==> willow <==
==> flow/design.v (excerpt) <==
module SuperBallPickupMasterRotaryChampionDeluxe5(
	input LeftA,
	input LeftB,
	input RightA,
	input RightB,
	input LeftA2,
	input LeftB2,
	input RightA2,
	input RightB2,
	input wire clk,			 
	input wire reset,			 
	output wire [6:0] seg,	 
	output wire [3:0] an,	 
	output wire dp,			 
	output wire [2:0] red,	 
	output wire [2:0] green, 
	output wire [1:0] blue,	 
	output wire hsync,		 
	output wire vsync,			 
	output resetOut
	);
clock: 8.32 ns
lec_check: 0
abc_area: 1
cap_margin: 20
cell_pad_in_sites_global_placement: 1
core_aspect_ratio: 0.69
core_margin: 7
core_utilization: 50
cts_cluster_size: 11
gpl_timing_driven: 0
max_routing_layer: met4
slew_margin: 25
tns_end_percent: 50
run.sh (not shown) runs the stock make flow with config.mk's settings and CLKGATE_MAP_FILE=.
==> pepper (differences from willow) <==
CELL_PAD_IN_SITES_GLOBAL_PLACEMENT = default   (was 1)
CORE_ASPECT_RATIO = default   (was 0.69)
CORE_MARGIN = 2   (was 7)
CORE_UTILIZATION = 70   (was 50)
CTS_CLUSTER_SIZE = default   (was 11)
GPL_TIMING_DRIVEN = default   (was 0)
SETUP_SLACK_MARGIN = 1.69   (was default)
SLEW_MARGIN = 20   (was 25)
TNS_END_PERCENT = default   (was 50)
==> flow/constraint.sdc (replaced) <==
create_clock -name core_clock -period 6.52 [get_ports {clk}]
set_input_delay 1.3040 -clock core_clock [delete_from_list [all_inputs] [get_ports {clk}]]
set_output_delay 1.3040 -clock core_clock [all_outputs]
set_load 0.01 [all_outputs]
==> summary of the runs <==
Critical path depth: pepper is higher than willow (4).
Between willow and pepper, the lower power is in willow (gap 24%, measured against pepper).
Between willow and pepper, the lower hold slack is in willow (gap 0.0054 ns).
Against pepper, the via count of willow is smaller by 4.3%.
In synthesized cell count, pepper and willow do not differ.
In pepper the global-route usage is higher than in willow, by 9.8 points.
Between pepper and willow, the lower sequential power is in willow (gap 28%, measured against willow).
Of willow and pepper, willow has the higher register-to-register slack (gap 2.1 ns).
Between willow and pepper, the lower clock skew is in pepper (gap 0.026 ns).
In pepper the combinational power is larger than in willow, by 23%.
==> figures <==
item                                                                                      pepper               willow
Tapcells inserted                                                                            592                  808
Cell Count Post-Placement                                                                   4751                 5015
Critical Path Fanout Max                                                                       7                    9
Met2 Routed Length                                                                 32980 microns        29230 microns
Outcome                                                                           finished clean       finished clean
Register-to-register path setup slack                                                    2.63 ns              4.77 ns
Number of clock buffers in the layout                                                         61                   82
Routed wire length                                                                 71720 microns        74400 microns
Non-Filler Instances                                                                        4880                 5102
Worst clock skew                                                                      0.01900 ns           0.04458 ns
RSZ-0062 raised after global routing                                                         yes                   no
Number of design-rule violations left by the first detailed-router iteration                2265                 1780
Clock-cell share of area                                                                 0.04792              0.04436
Comb power frac                                                                            0.089                0.095
Flop pwr share                                                                             0.470                0.482
Clock insertion delay at the later pin of the skew report                                0.60 ns              0.61 ns
Non-clock buffer total of the final layout                                                    84                   88
Horizontal extent of the die                                                       214.2 microns        313.4 microns
Launch point of the worst hold path                                           rot.deb1.Status[3]  rot2.deb3.Status[3]
Placed standard-cell area                                                          0.03187 sq mm        0.03256 sq mm
Power per cell area                                                                187.2 mW/mm^2        143.3 mW/mm^2

==> build 3: inputs <==
Starting RTL as in the previous note.
clock: 5.63 ns
lec_check: 0
abc_area: 1
cap_margin: 20
core_margin: 2
core_utilization: 72
cts_cluster_size: 72
max_routing_layer: met4
place_density_lb_addon: 0.01
setup_slack_margin: 0.92
slew_margin: 20
==> build 79 (differences from build 3) <==
==> flow/config.mk (replaced) <==
export PLATFORM = sky130hd
export DESIGN_NAME = SuperBallPickupMasterRotaryChampionDeluxe5
export DESIGN_NICKNAME = SuperBallPickupMasterRotaryChampionDeluxe5
export VERILOG_FILES = /design/flow/design.v
export SDC_FILE = /design/flow/constraint.sdc
export NUM_CORES = 4
export LEC_CHECK = 0
export CAP_MARGIN = 20
export CORE_MARGIN = 2
export CORE_UTILIZATION = 63
export SLEW_MARGIN = 20
==> flow/constraint.sdc (replaced) <==
create_clock -name core_clock -period 11.9 [get_ports {clk}]
set_input_delay 2.3800 -clock core_clock [delete_from_list [all_inputs] [get_ports {clk}]]
set_output_delay 2.3800 -clock core_clock [all_outputs]
set_load 0.01 [all_outputs]
==> trial 66 (differences from build 3) <==
--- a/flow/config.mk
+++ b/flow/config.mk
@@ -9,8 +9,5 @@
 export CAP_MARGIN = 20
 export CORE_MARGIN = 2
-export CORE_UTILIZATION = 72
-export CTS_CLUSTER_SIZE = 72
-export MAX_ROUTING_LAYER = met4
-export PLACE_DENSITY_LB_ADDON = 0.01
-export SETUP_SLACK_MARGIN = 0.92
+export CORE_UTILIZATION = 57
+export SETUP_SLACK_MARGIN = 1.63
 export SLEW_MARGIN = 20
==> flow/constraint.sdc (replaced) <==
create_clock -name core_clock -period 6.52 [get_ports {clk}]
set_input_delay 1.3040 -clock core_clock [delete_from_list [all_inputs] [get_ports {clk}]]
set_output_delay 1.3040 -clock core_clock [all_outputs]
set_load 0.01 [all_outputs]
==> results <==
| metric | build 79 | build 3 | trial 66 |
|---|---|---|---|
| Gr usage total | 27.6% | 34.0% | 25.9% |
| Non-clock buffering overhead | 1.39% | 2.50% | 2.31% |
| Fin nets | 3409 | 4579 | 4577 |
| Row cnt | 77 | 75 | 85 |
| CTS Buf Count | 46 | 47 | 51 |
| Largest net degree at the start of global routing | 172 | 110 | 141 |
| Logic Gate Count | 2407 | 3042 | 3042 |
| Synthesized instance count | 3086 | 4161 | 4161 |
| Power share of the combinational group | 8.0% | 9.1% | 8.7% |
| Slew of the pin with the lowest slew margin | 1030 ps | 1090 ps | 825 ps |
| Startpoint of the lowest-slack hold path | rot2.deb3.Status[3] | rot2.deb1.Status[3] | rot2.deb1.Status[3] |
| Total area of sequential cells | 10600 sq um | 10600 sq um | 10600 sq um |
| Most frequently used cell type in the post-synthesis netlist | sky130_fd_sc_hd__dfrtp_1 | sky130_fd_sc_hd__nand2_1 | sky130_fd_sc_hd__nand2_1 |
| Endpoint, Worst Hold | rot2.deb3.Status[4] | rot2.deb1.Status[4] | rot2.deb1.Status[4] |
| Tally of unique sky130hd cells used after synthesis | 90 | 71 | 71 |
| Power dissipated in the clock network | 1470 uW | 3240 uW | 2920 uW |
| Part of the power in registers | 48.5% | 47.2% | 46.3% |
| Post-route cell area | 31000 sq um | 34300 sq um | 34600 sq um |
| R2R depth | 15 | 22 | 21 |
| Library cell contributing the largest single delay on the critical path | sky130_fd_sc_hd__dfstp_2 | sky130_fd_sc_hd__dfstp_2 | sky130_fd_sc_hd__dfstp_4 |
| Met1 global-route usage | 36.4% | 45.7% | 36.9% |
| Run status | timing/DRC/antenna clean | timing/DRC/antenna clean | timing/DRC/antenna clean |
| Amount of wire on met3 after detailed routing | 2470 microns | 4280 microns | 3070 microns |
| Horizontal die size | 217 microns | 211 microns | 237 microns |
| Finished Core Util | 69.6% | 81.4% | 64.4% |

==> inputs of 11-13 <==
==> flow/design.v <==
`timescale 1ns / 1ps
module Contador_Comparador(
	input	clk, rst,
	input enable,
	output reg iguales	
	);
reg [25:0] CuentaCada20ns;
always @ (posedge rst or posedge clk) 
	begin
	  if (rst) CuentaCada20ns <= 0;  
	  else if (iguales) CuentaCada20ns <= 0;
			else if (enable) CuentaCada20ns <= CuentaCada20ns +1;
			else CuentaCada20ns <= CuentaCada20ns;
	end
always @(CuentaCada20ns)
	begin
		if (CuentaCada20ns == 5_000) 
			iguales = 'b1; 
		else iguales = 0;
end
endmodule
`timescale 1ns / 1ps
module Debouncer(
    input Clock,
    input Reset,
    input Switch,
    output reg One_Shot,
	 output reg Sw_Clean
    );
	 parameter [2:0] Ini  = 'b000;
	 parameter [2:0] Shot = 'b001;
	 parameter [2:0] Off1 = 'b011;
	 parameter [2:0] Sw_1 = 'b010;
	 parameter [2:0] Off2 = 'b110;
	 wire Delay_End;
	 reg [2:0] Status;
	 always @ (posedge Reset, posedge Clock)
		begin
			if (Reset)
				Status <= Ini;
			else
				case (Status)
					Ini: if (Switch)
						Status <= Shot;
					else
						Status <= Ini; 
					Shot: Status <= Off1;
					Off1: if (Delay_End)
						Status <= Sw_1;
					else
						Status <= Off1;
					Sw_1: if (~Switch)
						Status <= Off2;
					else
						Status <= Sw_1;
					Off2: if (Delay_End)
						Status <= Ini;
					else
						Status <= Off2;
					default: Status <= Ini;
				endcase
		end
	always @ (Status)
		begin
			case (Status)
				Ini:  begin One_Shot = 'b0; Sw_Clean = 'b0; end
				Shot: begin One_Shot = 'b1; Sw_Clean = 'b0; end
				Off1: begin One_Shot = 'b0; Sw_Clean = 'b1; end
				Sw_1: begin One_Shot = 'b0; Sw_Clean = 'b0; end
				Off2: begin One_Shot = 'b0; Sw_Clean = 'b1; end
				default: begin One_Shot = 'b0; Sw_Clean = 'b0; end
			endcase
		end
	Contador_Comparador CC(.clk(Clock), .rst(Reset), .enable(Switch), .iguales(Delay_End));
endmodule
`timescale 1ns / 1ps
module MaquinaEstados(
	input A,
	input B,
	input clk,
	input reset,
	output reg inc,
	output reg dec
);
parameter espera = 'b0000;
parameter a_0    = 'b0001; 
parameter a_1    = 'b0010; 
parameter b_0    = 'b0011; 
parameter b_1    = 'b0100; 
reg [2:0] estado;
always @ (posedge clk, posedge reset)
begin
	if(reset)
		estado <= 0;
	else
	begin
		case(estado)
		espera:
		begin
			if(A == 1 && B == 0) estado <= a_0;
			else if(B == 1 && A == 0) estado <= b_0;
		end
		a_0:
		begin
			if(B)	estado <= a_1;
		end
		b_0:
		begin
			if(A) estado <= b_1;
		end
		a_1:
		begin
			estado <= espera;
		end
		b_1:
		begin
			estado <= espera;
		end
		default:	estado <= espera;
		endcase
	end
end
always @ (estado)
begin
	case(estado)
	espera:
	begin
		inc = 0;
		dec = 0;
	end
	a_0:
	begin
		inc = 0;
		dec = 0;
	end
	b_0:
	begin
		inc = 0;
		dec = 0;
	end
	a_1:
	begin
		inc = 1;
		dec = 0;
	end
	b_1:
	begin
		inc = 0;
		dec = 1;
	end
	default:
	begin
		inc = 0;
		dec = 0;
	end
	endcase
end
endmodule
`timescale 1ns / 1ps
module SumadorRotary #(parameter [11:0] resetValue = 12'd0)(
	input clk,
	input reset,
	input inc,
	input dec,
	output reg [15:0] result
    );
parameter increase = 15;
	always @ (posedge reset or posedge clk)
		begin
		if(reset) result <= resetValue;
		else if(inc)
		begin
			result <= result+increase;
		end
		else if(dec)
		begin
				result <= result-increase;
		end
		end
endmodule
`timescale 1ns / 1ps
module RotaryEncoders #(parameter [11:0] resetValue = 12'd0)(
	input clk,
	input reset,
	input LeftA,
	input LeftB,
	input RightA,
	input RightB,
	output [15:0] result,
	output [15:0] result2,
	output moved		 
    );
	 wire LeftA_shot;
	 wire LeftB_shot;
	 wire RightA_shot;
	 wire RightB_shot;
	 wire increase;
	 wire decrease;
	 wire [15:0] res;
	 wire increase2;
	 wire decrease2;
	 wire [15:0] res2;
	 Debouncer deb1(.Clock(clk), .Reset(reset), .Switch(LeftA), .Sw_Clean(LeftA_shot));
	 Debouncer deb2(.Clock(clk), .Reset(reset), .Switch(LeftB), .Sw_Clean(LeftB_shot));
	 MaquinaEstados maquina1(.A(LeftA_shot), .B(LeftB_shot), .clk(clk), .reset(reset), .inc(increase), .dec(decrease));
	 SumadorRotary #(resetValue) sumador(.clk(clk), .reset(reset), .inc(increase), .dec(decrease), .result(res));
	 Debouncer deb4(.Clock(clk), .Reset(reset), .Switch(RightA), .Sw_Clean(RightA_shot));
	 Debouncer deb3(.Clock(clk), .Reset(reset), .Switch(RightB), .Sw_Clean(RightB_shot));
	 MaquinaEstados maquina2(.A(RightA_shot), .B(RightB_shot), .clk(clk), .reset(reset), .inc(increase2), .dec(decrease2));
	 SumadorRotary #(resetValue) sumador2(.clk(clk), .reset(reset), .inc(increase2), .dec(decrease2), .result(res2));
	 assign result = res;
	 assign result2 = res2;
	 assign moved = increase | decrease | increase2 | decrease2;
endmodule
`timescale 1ns / 1ps
module clockdiv(
	input wire clk,		 
	input wire clr,		 
	output wire dclk,		 
	output wire segclk	 
	);
reg [16:0] q;
always @(posedge clk or posedge clr)
begin
	if (clr == 1)
		q <= 0;
	else
		q <= q + 1;
end
assign segclk = q[16];
assign dclk = q[0];
endmodule
`timescale 1ns / 1ps
module vga640x480(
	input wire clk,			      
	input wire pix_en,		      
	input wire moved,		      
	input wire clr,	           
	input [15:0] posx,
	input [15:0] posy,
	input [15:0] posx2,
	input [15:0] posy2,
	output wire hsync,		  
	output wire vsync,		 
	output reg[2:0] red,	      
	output reg[2:0] green,    
	output reg[1:0] blue,	    
	output [3:0] score1,
	output [3:0] score2
	);
parameter cursor_width  = 20;
parameter cursor_height = 20;
parameter ball_size = 10;
reg [15:0] ball_x;
reg [15:0] ball_y;
localparam [6:0] cursor_size_player1 = 20;
localparam [6:0] cursor_size_player2 = 20;
reg [3:0] player1_score;
reg [3:0] player2_score;
reg [7:0] player1_color;
reg [7:0] player2_color;
parameter hpixels  = 800;        
parameter vlines   = 521;       
parameter hpulse   = 96; 	    
parameter vpulse   = 2; 	   
parameter hbp      = 144; 	  
parameter hfp      = 784; 	 
parameter vbp      = 31;   
parameter vfp      = 511; 
reg [9:0] hc;
reg [9:0] vc;
always @(posedge clk or posedge clr)
begin
	if (clr == 1)
	begin
		hc <= 0;
		vc <= 0;
	end
	else if (pix_en)
	begin
		if (hc < hpixels - 1)
			hc <= hc + 1;
		else
		begin
			hc <= 0;
			if (vc < vlines - 1)
				vc <= vc + 1;
			else
				vc <= 0;
		end
	end
end
assign hsync = (hc < hpulse) ? 0:1;
assign vsync = (vc < vpulse) ? 0:1;
reg printH_player1;
reg printV_player1;
reg printH_ball;
reg printV_ball;
reg printH_player2;
reg printV_player2;
always @*
begin
	printV_player1 = (vc > vbp + posy && vc < vbp + posy + cursor_size_player1);
	printV_player2 = (vc > vbp + posy2 && vc < vbp + posy2 + cursor_size_player2);
	printV_ball    = (vc > vbp + ball_y && vc < vbp + ball_y + ball_size);
end
always @*
begin
	printH_player1 = (hc > hbp + posx && hc < hbp + posx + cursor_size_player1);
	printH_player2 = (hc > hbp + posx2 && hc < hbp + posx2 + cursor_size_player2);
	printH_ball    = (hc > hbp + ball_x && hc < hbp + ball_x + ball_size);
end
always @ (printH_player1, printV_player1, printH_player2, printV_player2, printH_ball, printV_ball, player1_color, player2_color)
begin
	if(printH_player1 && printV_player1 && printH_ball && printV_ball && printH_player2 && printV_player2)
	begin
		red = 3'b101;
		green = 3'b110;
		blue = 2'b01;
	end
	else if(printH_player1 && printV_player1)
	begin
		red = player1_color[7:5];
		green = player1_color[4:2];
		blue = player1_color[1:0];
	end
	else if(printH_player2 && printV_player2)
	begin
		red = player2_color[7:5];
		green = player2_color[4:2];
		blue = player2_color[1:0];
	end
	else if(printH_ball && printV_ball)
	begin
		red = 3'b001;
		green = 3'b111;
		blue = 2'b01;
	end
	else
	begin
		red = 3'b000;
		green = 3'b000;
		blue = 2'b00;
	end
end
reg [8:0] random;
always @(posedge clk or posedge clr)
begin
	if (clr == 1)
		random <= 0;
	else if (pix_en)
	begin
		if (random == 400)
			random <= 0;
		else
			random <= random + 1'b1;
	end
end
reg moved_q;
always @(posedge clk or posedge clr)
begin
	if (clr == 1)
	begin
		moved_q <= 0;
		ball_x <= 300;
		ball_y <= 300;
		player1_score <= 0;
		player2_score <= 0;
		player1_color <= 8'b11100110;
		player2_color <= 8'b00101011;
	end
	else
	begin
		moved_q <= moved;
		if (moved_q)
		begin
			if((ball_x >= posx && ball_x <= posx + cursor_size_player1) && (ball_y >= posy && ball_y <= posy + cursor_size_player1))
			begin
				ball_x <= random[8:0] ;
				ball_y <= random[8:0] ;
				player1_score <= player1_score + 1;
				player1_color <= player1_color+1;
			end
			else if((ball_x >= posx2 && ball_x <= posx2 + cursor_size_player2) && (ball_y >= posy2 && ball_y <= posy2 + cursor_size_player2))
			begin
				ball_x <= random[8:0] ;
				ball_y <= random[8:0] ;
				player2_score <= player2_score + 1;
				player2_color <= player2_color+1;
			end
		end
	end
end
assign score1 = player1_score;
assign score2 = player2_score;
endmodule
`timescale 1ns / 1ps
module nCounter #(parameter integer limit=2, parameter busSize = 4)(
    input clk, enable, rst,
    output reg [busSize-1:0] count,
	 output reg overflow
    );
	 always @ (posedge rst, posedge clk)
	 begin
		if(rst)
		begin
			count<='b0;
			overflow <= 0;
		end
		else
		begin
		overflow <= 0;
		if(count == limit)  
			begin
				count<='b0;
				overflow <= 1;
			end
		else if(enable)
			count<=count+'b1;
		end
	 end
endmodule
`timescale 1ns / 1ps
module Timer #(parameter busSize = 26, parameter binTime = 50_000_000)(
    input clk, enable, rst,
    output reg toggle
    );
	 reg [busSize-1:0] localCount;
	 reg [busSize-1:0] limit;
	always @ (posedge rst, posedge clk) 
	begin
		if (rst) begin localCount <= 0; limit <= binTime; end
		else if (toggle) localCount <= 0;
		else if (enable) localCount <= localCount +1;
	end
	always @ (limit, localCount) 
	begin
		if (localCount == limit) toggle = 'b1; 
		else toggle = 'b0;
	end
endmodule
`timescale 1ns / 1ps
module Mux4_4(
    input [3:0] numA,
	 input [3:0] numB,
	 input [3:0] numC,
	 input [3:0] numD,
    input [1:0] sw,
    output [3:0] out
    );
	 assign out = (sw[0] == 1) ? (sw[1] == 1 ? numD : numB) : (sw[1] == 1 ? numC : numA);
endmodule
`timescale 1ns / 1ps
module bin_to_hex(
    input w,
    input x,
    input y,
    input z,
    output [6:0] num
    );
		assign num[6]= (~w&~x&~y&z)| (~w&x&~y&~z)| (w&x&~y&z)| (w&~x&y&z);
		assign num[5]= (w&x&y&z)| (w&x&y&~z)| (w&x&~y&~z)| (w&~x&y&z)|(~w&x&y&~z)|(~w&x&~y&z);
		assign num[4]= (~w&~x&y&~z)| (w&x&~y&~z)| (w&x&y);
		assign num[3]= (x&y&z)| (~x&~y&z)| (w&~x&y&~z)| (~w&x&~y&~z);
		assign num[2]= (~w&z)| (~x&~y&z)| (~w&x&~y);
		assign num[1] = (~w&~x&~y&z)| (~w&~x&y&z)| (~w&~x&y&~z)| (~w&x&y&z)| (w&x&~y&z);
		assign num[0]= (~w&~x&~y)| (~w&x&y&z)| (w&x&~y&~z);
endmodule
`timescale 1ns / 1ps
module Display(
	 input clk,
	 input rst,
	 input [3:0]A, 
	 input [3:0]B, 
	 input [3:0]C, 
	 input [3:0]D,
    output [6:0] numOut,
    output [3:0] transistor
    );
	 wire tggl;
	 wire [1:0] switcher;
	 wire [3:0] currentNumber;
	 Timer #(22, 250_000) dispTimer(.clk(clk), .enable(1'b1), .rst(rst), .toggle(tggl));  
	 nCounter #(4, 2) switch(.clk(clk),.count(switcher), .enable(tggl), .rst(rst), .overflow());  
	 Mux4_4 numbers(.sw(switcher), .numA(D), .numB(C), .numC(B), .numD(A), .out(currentNumber));
	 Mux4_4 oneCold(.sw(switcher), .numA(4'b0111), .numB(4'b1011), .numC(4'b1101), .numD(4'b1110), .out(transistor));
	 bin_to_hex converter(.w(currentNumber[3]),.x(currentNumber[2]),.y(currentNumber[1]),.z(currentNumber[0]), .num(numOut));	 
endmodule
`timescale 1ns / 1ps
module SuperBallPickupMasterRotaryChampionDeluxe5(
	input LeftA,
	input LeftB,
	input RightA,
	input RightB,
	input LeftA2,
	input LeftB2,
	input RightA2,
	input RightB2,
	input wire clk,			 
	input wire reset,			 
	output wire [6:0] seg,	 
	output wire [3:0] an,	 
	output wire dp,			 
	output wire [2:0] red,	 
	output wire [2:0] green, 
	output wire [1:0] blue,	 
	output wire hsync,		 
	output wire vsync,			 
	output resetOut
	);
wire segclk;
wire dclk;
assign dp = 1;
wire [15:0] posx;
wire [15:0] posy;
wire [15:0] posx2;
wire [15:0] posy2;
wire moved1;
wire moved2;
RotaryEncoders #(12'd100) rot(.clk(clk),.reset(reset), .LeftA(LeftA),.LeftB(LeftB),.RightA(RightA),.RightB(RightB),.result(posx),.result2(posy),.moved(moved1));
RotaryEncoders #(12'd400) rot2(.clk(clk),.reset(reset), .LeftA(LeftA2),.LeftB(LeftB2),.RightA(RightA2),.RightB(RightB2),.result(posx2),.result2(posy2),.moved(moved2));
clockdiv U1(.clk(clk),.clr(reset),.segclk(segclk),.dclk(dclk));
wire [3:0] score1;
wire [3:0] score2;
vga640x480 U3(.clk(clk),.pix_en(~dclk),.moved(moved1 | moved2),.clr(reset),.hsync(hsync),.vsync(vsync), .posx(posx), .posy(posy),  .posx2(posx2), .posy2(posy2), .red(red),.green(green),.blue(blue),.score1(score1),.score2(score2));
Display outputDisp(.clk(clk),.rst(reset),.A(4'b0001),.B(score1),.C(4'b0010),.D(score2),.numOut(seg),.transistor(an));
assign resetOut = reset;
endmodule
==> flow/run.sh <==
#!/bin/bash
# the make line also repeats each setting of config.mk as NAME=value (left out here)
make -C /OpenROAD-flow-scripts/flow DESIGN_CONFIG=/design/flow/config.mk WORK_HOME=/design/flow/orfs CLKGATE_MAP_FILE= finish
==> flow/config.mk <==
export PLATFORM = sky130hd
export DESIGN_NAME = SuperBallPickupMasterRotaryChampionDeluxe5
export DESIGN_NICKNAME = SuperBallPickupMasterRotaryChampionDeluxe5
export VERILOG_FILES = /design/flow/design.v
export SDC_FILE = /design/flow/constraint.sdc
export NUM_CORES = 4
export LEC_CHECK = 0
export ABC_AREA = 1
export CAP_MARGIN = 0
export CORE_MARGIN = 2
export CORE_UTILIZATION = 72
export CTS_CLUSTER_DIAMETER = 80
export CTS_CLUSTER_SIZE = 15
export GPL_ROUTABILITY_DRIVEN = 0
export PLACE_DENSITY_LB_ADDON = 0.01
export SETUP_SLACK_MARGIN = 1.46
export SLEW_MARGIN = 20
==> flow/constraint.sdc <==
create_clock -name core_clock -period 5.67 [get_ports {clk}]
set_input_delay 1.1340 -clock core_clock [delete_from_list [all_inputs] [get_ports {clk}]]
set_output_delay 1.1340 -clock core_clock [all_outputs]
set_load 0.01 [all_outputs]
==> 05-09: changes against 11-13 <==
==> flow/config.mk (replaced) <==
export PLATFORM = sky130hd
export DESIGN_NAME = SuperBallPickupMasterRotaryChampionDeluxe5
export DESIGN_NICKNAME = SuperBallPickupMasterRotaryChampionDeluxe5
export VERILOG_FILES = /design/flow/design.v
export SDC_FILE = /design/flow/constraint.sdc
export NUM_CORES = 4
export LEC_CHECK = 0
export CAP_MARGIN = 20
export CORE_MARGIN = 2
export CORE_UTILIZATION = 40
export SLEW_MARGIN = 20
==> flow/constraint.sdc (replaced) <==
create_clock -name core_clock -period 20.0 [get_ports {clk}]
set_input_delay 4.0000 -clock core_clock [delete_from_list [all_inputs] [get_ports {clk}]]
set_output_delay 4.0000 -clock core_clock [all_outputs]
set_load 0.01 [all_outputs]
==> reports/qor.csv <==
stage;metric;value;unit
pwr;Power Internal;1.56;mW
pwr;VDD IR max;0.0676;mV
route;Starting DRT DRC Count;1217;
outcome;status;timing/DRC/antenna clean;
synthesis;post-synth top area share;33.6;%
global_routing;GR Layer Usage met2;27.3;%
sta;post-layout min period;10.05;ns
synthesis;top cells by count;dfrtp_1 (383), ha_1 (296), xnor2_1 (264);
# the run above: 05-09

==> reports/qor.csv <==
stage;metric;value;unit
outcome;status;timing/DRC/antenna clean;
sta;post-layout min period;5.06;ns
synthesis;post-synth top area share;31.0;%
global_routing;GR Layer Usage met2;53.1;%
# the run above: 11-13

No activity file was given, so power comes from the tool's default toggle rates.
